before:
==> flow/design.v (excerpt) <==
module fp_adder_top (
    input  logic        clk,
    input  logic        rst,
    input  logic        start,
    input  logic [31:0] operand_normalized_ieee_a,
    input  logic [31:0] operand_normalized_ieee_b,
    input  logic        op,
    output logic [31:0] final_sum,
    output logic        finish,
    output logic        zero,
    output logic        overflow,
    output logic        underflow
);
Size: about 5300 cells after synthesis, ~100 flip-flops, ~27000 um2 of cells after synthesis.
clock: 40.0 ns
lec_check: 0
abc_area: 1
cap_margin: 20
cell_pad_in_sites_global_placement: 2
core_aspect_ratio: 1.14
core_margin: 4
core_utilization: 40
cts_cluster_diameter: 319
cts_cluster_size: 10
gpl_routability_driven: 0
gpl_timing_driven: 1
hold_slack_margin: 0.12
min_routing_layer: met1
slew_margin: 30
tns_end_percent: 75
run.sh (not shown) runs the stock make flow with config.mk's settings and CLKGATE_MAP_FILE=.
For after, these inputs were changed with respect to before:
- CORE_MARGIN: 4 -> 2
- TNS_END_PERCENT: 75 -> unset
- CTS_CLUSTER_SIZE: 10 -> unset
- SETUP_SLACK_MARGIN: unset -> 4.79
- GPL_ROUTABILITY_DRIVEN: 0 -> 1
- SLEW_MARGIN: 30 -> 20
==> comparison <==
- after | status: complete | timing, DRC, antenna: pass
- Sequential share of layout area was higher in the run labelled before.
- Count of placed standard cells in the final layout, fillers left out (after vs. before) increases slightly
- Compared to before, after has slack of the critical path 3.19 ns higher.
- Summary of after over before: final critical-path share of the clock period went down 8.0 points; sequential cell area saw little to no change.

fp_adder_top again, from the RTL that the note above started with.
clock: 40.0 ns
lec_check: 0
abc_area: 1
cap_margin: 20
core_aspect_ratio: 1.14
core_margin: 2
core_utilization: 40
slew_margin: 20
The first run completed without violations.
Then changed:
--- a/flow/config.mk
+++ b/flow/config.mk
@@ -8,6 +8,9 @@
 export ABC_AREA = 1
 export CAP_MARGIN = 20
-export CORE_ASPECT_RATIO = 1.14
+export CORE_ASPECT_RATIO = 0.5
 export CORE_MARGIN = 2
-export CORE_UTILIZATION = 40
+export CORE_UTILIZATION = 72
+export CTS_CLUSTER_DIAMETER = 298
+export CTS_CLUSTER_SIZE = 100
+export SETUP_SLACK_MARGIN = 4.78
 export SLEW_MARGIN = 20
==> flow/constraint.sdc (replaced) <==
create_clock -name core_clock -period 15.9 [get_ports {clk}]
set_input_delay 3.1800 -clock core_clock [delete_from_list [all_inputs] [get_ports {clk}]]
set_output_delay 3.1800 -clock core_clock [all_outputs]
set_load 0.01 [all_outputs]
After rerunning: This time the run failed in detailed placement, error DPL-0038; area after synthesis does not change; die area shrinks by well over a third; synthesized cell count stays the same.
Then changed:
==> flow/config.mk (replaced) <==
export PLATFORM = sky130hd
export DESIGN_NAME = fp_adder_top
export DESIGN_NICKNAME = fp_adder_top
export VERILOG_FILES = /design/flow/design.v
export SDC_FILE = /design/flow/constraint.sdc
export NUM_CORES = 4
export LEC_CHECK = 0
export CAP_MARGIN = 20
export CORE_MARGIN = 2
export CORE_UTILIZATION = 40
export SLEW_MARGIN = 20
==> flow/constraint.sdc (replaced) <==
create_clock -name core_clock -period 38.9 [get_ports {clk}]
set_input_delay 7.7800 -clock core_clock [delete_from_list [all_inputs] [get_ports {clk}]]
set_output_delay 7.7800 -clock core_clock [all_outputs]
set_load 0.01 [all_outputs]
The changed run passed the timing, DRC and antenna checks; die size goes up by 100%; synthesized cell count goes down by 16%; area after synthesis goes up by 13%.
Then changed:
--- a/flow/config.mk
+++ b/flow/config.mk
@@ -6,6 +6,10 @@
 export NUM_CORES = 4
 export LEC_CHECK = 0
-export CAP_MARGIN = 20
+export ABC_AREA = 1
+export CAP_MARGIN = 25
+export CELL_PAD_IN_SITES_GLOBAL_PLACEMENT = 0
 export CORE_MARGIN = 2
-export CORE_UTILIZATION = 40
+export CORE_UTILIZATION = 32
+export CTS_CLUSTER_SIZE = 12
+export PLACE_DENSITY = 0.42
 export SLEW_MARGIN = 20
==> flow/constraint.sdc (replaced) <==
create_clock -name core_clock -period 60.9 [get_ports {clk}]
set_input_delay 12.1800 -clock core_clock [delete_from_list [all_inputs] [get_ports {clk}]]
set_output_delay 12.1800 -clock core_clock [all_outputs]
set_load 0.01 [all_outputs]
What happened: Clock skew barely changes; die size climbs by 10%; final area shrinks by 19%; global-route usage falls by 5.4 points; critical path depth goes up by 75; fmax drops by 14%.

fp_adder_top again, from the RTL that the note above started with.
clock: 22.8 ns
lec_check: 0
abc_area: 1
cap_margin: 40
cell_pad_in_sites_global_placement: 0
core_margin: 2
core_utilization: 72
cts_cluster_diameter: 94
cts_cluster_size: 13
gpl_routability_driven: 0
place_density: 0.4
setup_slack_margin: 3.1
slew_margin: 20
The first run aborted during 3_5_place_dp, error DPL-0038.
Edit:
ABC_AREA = 0   (was 1)
CAP_MARGIN = 25   (was 40)
CORE_UTILIZATION = 58   (was 72)
CTS_CLUSTER_DIAMETER = unset   (was 94)
CTS_CLUSTER_SIZE = 12   (was 13)
GPL_ROUTABILITY_DRIVEN = unset   (was 0)
PLACE_DENSITY = 0.42   (was 0.4)
SETUP_SLACK_MARGIN = unset   (was 3.1)
TNS_END_PERCENT = 5   (was unset)
clock period = 60.9 ns   (was 22.8 ns; I/O delays follow)
After rerunning:
- Now the flow completed without violations
- die size increases by 40%
- area after synthesis increases by about 13%
- synthesized cell count decreases by 16%
Edit:
CORE_ASPECT_RATIO = 0.5   (was unset)
CORE_UTILIZATION = 32   (was 58)
CTS_CLUSTER_DIAMETER = 97   (was unset)
TNS_END_PERCENT = unset   (was 5)
Result: Utilization came out lower by 27 points. Die size came out higher by well over a third. First-iteration DRC count came out lower by a quarter to a third. Final area came out higher by a few percent. Hold slack barely changes. Synthesized cell count stays the same. Clock-buffer cell count came out higher by 1. Via count came out lower by a few percent. Wire length came out higher by roughly a tenth.
Edit:
CELL_PAD_IN_SITES_DETAIL_PLACEMENT = 2   (was unset)
CORE_ASPECT_RATIO = 1.99   (was 0.5)
CORE_MARGIN = 5   (was 2)
CORE_UTILIZATION = 46   (was 32)
CTS_CLUSTER_DIAMETER = unset   (was 97)
GPL_ROUTABILITY_DRIVEN = 0   (was unset)
MAX_ROUTING_LAYER = met4   (was unset)
clock period = 36.2 ns   (was 60.9 ns; I/O delays follow)
Now the flow stopped in 3_5_place_dp (DPL-0033).
Die size came out lower by a quarter to a third.
Area after synthesis is unchanged.
Synthesized cell count stays the same.

Starting RTL as in the previous note.
Settings: LEC_CHECK=0, CAP_MARGIN=20, CORE_MARGIN=2, CORE_UTILIZATION=72, CTS_CLUSTER_DIAMETER=358, CTS_CLUSTER_SIZE=31, PLACE_DENSITY_LB_ADDON=0.29, SETUP_SLACK_MARGIN=-1.6, SLEW_MARGIN=20, TNS_END_PERCENT=30; clock period 21.4 ns.
The first run did not get past 3_5_place_dp on DPL-0038.
Edit:
CORE_UTILIZATION = 40   (was 72)
CTS_CLUSTER_DIAMETER = not set   (was 358)
CTS_CLUSTER_SIZE = not set   (was 31)
PLACE_DENSITY_LB_ADDON = not set   (was 0.29)
SETUP_SLACK_MARGIN = not set   (was -1.6)
TNS_END_PERCENT = not set   (was 30)
clock period = 40.0 ns   (was 21.4 ns; I/O delays follow)
With this change the flow went through all stages and came out clean. Synthesized cell count does not change. Die area rose by about 80%. Area after synthesis stays the same.
Edit:
CELL_PAD_IN_SITES_GLOBAL_PLACEMENT = 3   (was not set)
CTS_CLUSTER_DIAMETER = 395   (was not set)
CTS_CLUSTER_SIZE = 99   (was not set)
SLEW_MARGIN = 0   (was 20)
Result: Cell area is higher slightly. Worst setup slack degrades by 0.036 ns. Maximum frequency is about the same. Clock-buffer cell count is lower by 1. Non-clock buffer count is higher by 14. Register-to-register slack degrades by 0.04 ns. Hold slack improves by 0.012 ns. Core utilization is higher by 0.37 points. Synthesized area does not change.

The RTL this note starts from:
==> flow/design.v <==
module adder_floating_point(
							input logic signed [31:0]  operand_normalized_ieee_a , operand_normalized_ieee_b , 
							output logic signed [31:0]  final_sum , 
							output logic zero ,
							output logic overflow ,
							output logic underflow ,
							input logic op 
							);
logic carrynan;
logic signed [24:0]  fraction_a , fraction_b ; 
logic signed [24:0] sum ; 
logic [7:0] exponent_a , exponent_b , positive_difference , biggest_exponent;
logic signB;
always_comb
	begin
	sum = 0;
	carrynan = 0;
	overflow = 0;
	underflow = 0;
	signB=op^operand_normalized_ieee_b[31];
		fraction_a [22:0] = operand_normalized_ieee_a [22:0] ;
		fraction_a[23] = 1 ;
		fraction_a[24] = 0 ;
		exponent_a = operand_normalized_ieee_a [30:23] ;
		fraction_b [22:0] = operand_normalized_ieee_b [22:0] ;
		fraction_b[23] = 1 ;
		fraction_b[24] = 0 ;
		exponent_b = operand_normalized_ieee_b [30:23] ;
	if(exponent_a >= exponent_b)
		begin	
			positive_difference = exponent_a - exponent_b;
			fraction_b >>>= positive_difference ;
			biggest_exponent = exponent_a ; 
		end
	else 
		begin
			positive_difference = exponent_b - exponent_a;
			fraction_a>>>= positive_difference ;
			biggest_exponent = exponent_b;
		end
		if (&exponent_a & ~&exponent_b)
			final_sum = operand_normalized_ieee_a ;
		else if (&exponent_b & ~&exponent_a)
			begin	
			final_sum[30:0] = operand_normalized_ieee_b[30:0] ;
			final_sum[31] = signB ;
			end
		else if (&exponent_a & &exponent_b )
			begin
					if (operand_normalized_ieee_a[31] != signB)
							final_sum = 32'b01111111100000000000000000000001 ;
						else 
							begin
								{carrynan,final_sum[22:0]} = fraction_a + fraction_b ;
								final_sum[31] = operand_normalized_ieee_a[31];
								final_sum [30:23] = biggest_exponent ;
								if(carrynan)
									final_sum = 32'b01111111100000000000000000000001 ;
							end
			end
		else if ((operand_normalized_ieee_a==0)&(operand_normalized_ieee_b==0))
						final_sum = 32'b0;
		else if ((~&exponent_a & ~&exponent_b) & (operand_normalized_ieee_a[22:0] == operand_normalized_ieee_b[22:0]) & (operand_normalized_ieee_a[31] != signB) & (exponent_a == exponent_b) )
						final_sum = 32'b0;
			else
				begin
if(operand_normalized_ieee_a[31]==signB)
begin
		sum = fraction_a + fraction_b;	
		final_sum[31]=operand_normalized_ieee_a[31];
		if (sum[24] == 1 )
		begin
			biggest_exponent= biggest_exponent + 1 ;
			sum=sum>>1;
end					
end
else
if (exponent_a > exponent_b)
begin
			sum = fraction_a - fraction_b;	
      final_sum[31]=operand_normalized_ieee_a[31];
end
else if (exponent_a < exponent_b)
  begin
		sum = fraction_b - fraction_a;	
final_sum[31]=signB;
end
else if (fraction_a>=fraction_b)
  begin
		sum=fraction_a - fraction_b;
    final_sum[31]=operand_normalized_ieee_a[31];
end
else
  begin
		sum=fraction_b - fraction_a;
	final_sum[31]=signB;
	end
        if (sum[23]==0)
        for(int i =0 ; i<=23;i=i+1)	
        begin
          if(sum[23]==0)
          begin
            if (biggest_exponent>=1) 
            begin	
            biggest_exponent=biggest_exponent-1;
            sum=sum<<1;
            end
          end
        end
 if (sum[24] == 1 )
		begin
			biggest_exponent= biggest_exponent + 1 ;
			sum=sum>>1;
			end     
final_sum[30:23]=biggest_exponent;
final_sum[22:0]=sum[22:0];
		end
if (biggest_exponent == 0)
			begin
			underflow = 1 ; 
			end
else if (biggest_exponent > 8'd254)
			begin
			overflow = 1 ;
			end
zero = (~|final_sum);
end
endmodule
module fp_adder_top (
    input  logic        clk,
    input  logic        rst,
    input  logic        start,
    input  logic [31:0] operand_normalized_ieee_a,
    input  logic [31:0] operand_normalized_ieee_b,
    input  logic        op,
    output logic [31:0] final_sum,
    output logic        finish,
    output logic        zero,
    output logic        overflow,
    output logic        underflow
);
  logic [31:0] a_q, b_q;
  logic        op_q, valid_q;
  logic [31:0] sum_d;
  logic        zero_d, overflow_d, underflow_d;
  always_ff @(posedge clk) begin
    a_q  <= operand_normalized_ieee_a;
    b_q  <= operand_normalized_ieee_b;
    op_q <= op;
    if (rst) valid_q <= 1'b0;
    else     valid_q <= start;
  end
  adder_floating_point u_add (
      .operand_normalized_ieee_a(a_q),
      .operand_normalized_ieee_b(b_q),
      .final_sum(sum_d),
      .zero(zero_d),
      .overflow(overflow_d),
      .underflow(underflow_d),
      .op(op_q)
  );
  always_ff @(posedge clk) begin
    final_sum <= sum_d;
    zero      <= zero_d;
    overflow  <= overflow_d;
    underflow <= underflow_d;
    if (rst) finish <= 1'b0;
    else     finish <= valid_q;
  end
endmodule
clock: 40.0 ns
lec_check: 0
abc_area: 1
cap_margin: 20
cell_pad_in_sites_global_placement: 1
core_margin: 2
core_utilization: 40
cts_cluster_diameter: 268
cts_cluster_size: 99
slew_margin: 0
The first run completed without violations.
Rerun with:
--- a/flow/config.mk
+++ b/flow/config.mk
@@ -10 +9,0 @@
-export CELL_PAD_IN_SITES_GLOBAL_PLACEMENT = 1
@@ -12,4 +11,6 @@
-export CORE_UTILIZATION = 40
-export CTS_CLUSTER_DIAMETER = 268
-export CTS_CLUSTER_SIZE = 99
-export SLEW_MARGIN = 0
+export CORE_UTILIZATION = 68
+export CTS_CLUSTER_DIAMETER = 225
+export CTS_CLUSTER_SIZE = 73
+export MAX_ROUTING_LAYER = met4
+export SETUP_SLACK_MARGIN = -2.0
+export SLEW_MARGIN = 20
==> flow/constraint.sdc (replaced) <==
create_clock -name core_clock -period 34.8 [get_ports {clk}]
set_input_delay 6.9600 -clock core_clock [delete_from_list [all_inputs] [get_ports {clk}]]
set_output_delay 6.9600 -clock core_clock [all_outputs]
set_load 0.01 [all_outputs]
The new run ran to the end with no violations.
Final area fell by about 1.1%.
Global-route usage went up by 15 points.
Worst setup slack degrades by 3.1 ns.
Wire length shrinks by 12%.
Flip-flop count stays the same.
Synthesized cell count is unchanged.
Worst hold slack improves by 0.027 ns.
Area after synthesis is unchanged.
Rerun with:
--- a/flow/config.mk
+++ b/flow/config.mk
@@ -9,0 +10 @@
+export CORE_ASPECT_RATIO = 1.14
@@ -11,5 +12,4 @@
-export CORE_UTILIZATION = 68
-export CTS_CLUSTER_DIAMETER = 225
-export CTS_CLUSTER_SIZE = 73
-export MAX_ROUTING_LAYER = met4
-export SETUP_SLACK_MARGIN = -2.0
+export CORE_UTILIZATION = 40
+export GPL_TIMING_DRIVEN = 1
+export MIN_ROUTING_LAYER = met1
+export SETUP_SLACK_MARGIN = 4.79
==> flow/constraint.sdc (replaced) <==
create_clock -name core_clock -period 40.0 [get_ports {clk}]
set_input_delay 8.0000 -clock core_clock [delete_from_list [all_inputs] [get_ports {clk}]]
set_output_delay 8.0000 -clock core_clock [all_outputs]
set_load 0.01 [all_outputs]
Synthesized area is unchanged; cell area went up by a few percent; global-route usage drops by 16 points; final cell count came out higher by a few percent; routed wire length grows by a little under a tenth; worst setup slack is better by 6.2 ns; hold slack is worse by 0.023 ns.
Rerun with:
--- a/flow/config.mk
+++ b/flow/config.mk
@@ -8 +7,0 @@
-export ABC_AREA = 1
@@ -10 +8,0 @@
-export CORE_ASPECT_RATIO = 1.14
@@ -12,4 +10,2 @@
-export CORE_UTILIZATION = 40
-export GPL_TIMING_DRIVEN = 1
-export MIN_ROUTING_LAYER = met1
-export SETUP_SLACK_MARGIN = 4.79
+export CORE_UTILIZATION = 50
+export SETUP_SLACK_MARGIN = 5.0
==> flow/constraint.sdc (replaced) <==
create_clock -name core_clock -period 21.6 [get_ports {clk}]
set_input_delay 4.3200 -clock core_clock [delete_from_list [all_inputs] [get_ports {clk}]]
set_output_delay 4.3200 -clock core_clock [all_outputs]
set_load 0.01 [all_outputs]
This time the run finished but failed the layout checks on setup timing.
First-iteration DRC count climbs to 2.6 times its value.
Sequential cell count is unchanged.
Global-route usage climbs by 17 points.
Non-clock buffer count climbs by 1780.
Clock-buffer cell count drops by 1.

Starts from the design.v that is shown in full above.
clock: 15.9 ns
lec_check: 0
abc_area: 1
cap_margin: 20
core_aspect_ratio: 0.5
core_margin: 2
core_utilization: 72
cts_cluster_diameter: 298
cts_cluster_size: 15
place_density_lb_addon: 0.21
setup_slack_margin: 4.78
slew_margin: 20
The baseline never finished: it broke off in detailed placement with DPL-0038.
Edit:
Settings changed: ABC_AREA 1 to not set, CORE_ASPECT_RATIO 0.5 to not set, CORE_UTILIZATION 72 to 69, CTS_CLUSTER_DIAMETER 298 to 166, CTS_CLUSTER_SIZE 15 to 96, PLACE_DENSITY set to 0.37, PLACE_DENSITY_LB_ADDON 0.21 to not set, SETUP_SLACK_MARGIN 4.78 to not set, TNS_END_PERCENT set to 10.
Clock period 15.9 ns to 41.9 ns, I/O delays scaled along.
Effect: With this change the flow finished clean. Synthesized area rises by about 13%. Die area rises by about 18%. Synthesized cell count went down by about 16%.
Edit:
Settings changed: ABC_AREA set to 0, CELL_PAD_IN_SITES_GLOBAL_PLACEMENT set to 1, CORE_UTILIZATION 69 to 40, CTS_CLUSTER_DIAMETER 166 to 268, CTS_CLUSTER_SIZE 96 to 99, PLACE_DENSITY 0.37 to not set, SLEW_MARGIN 20 to 40, TNS_END_PERCENT 10 to not set.
Clock period 41.9 ns to 40.0 ns, I/O delays scaled along.
The new run went through all stages and came out clean; area after synthesis stays the same; routed wire length rises by 18%; die size goes up by 71%; maximum frequency went up by 5.3%; sequential cell count is unchanged; synthesized cell count stays the same; design area came out higher by 4.1%; cell count rises by 9.8%.
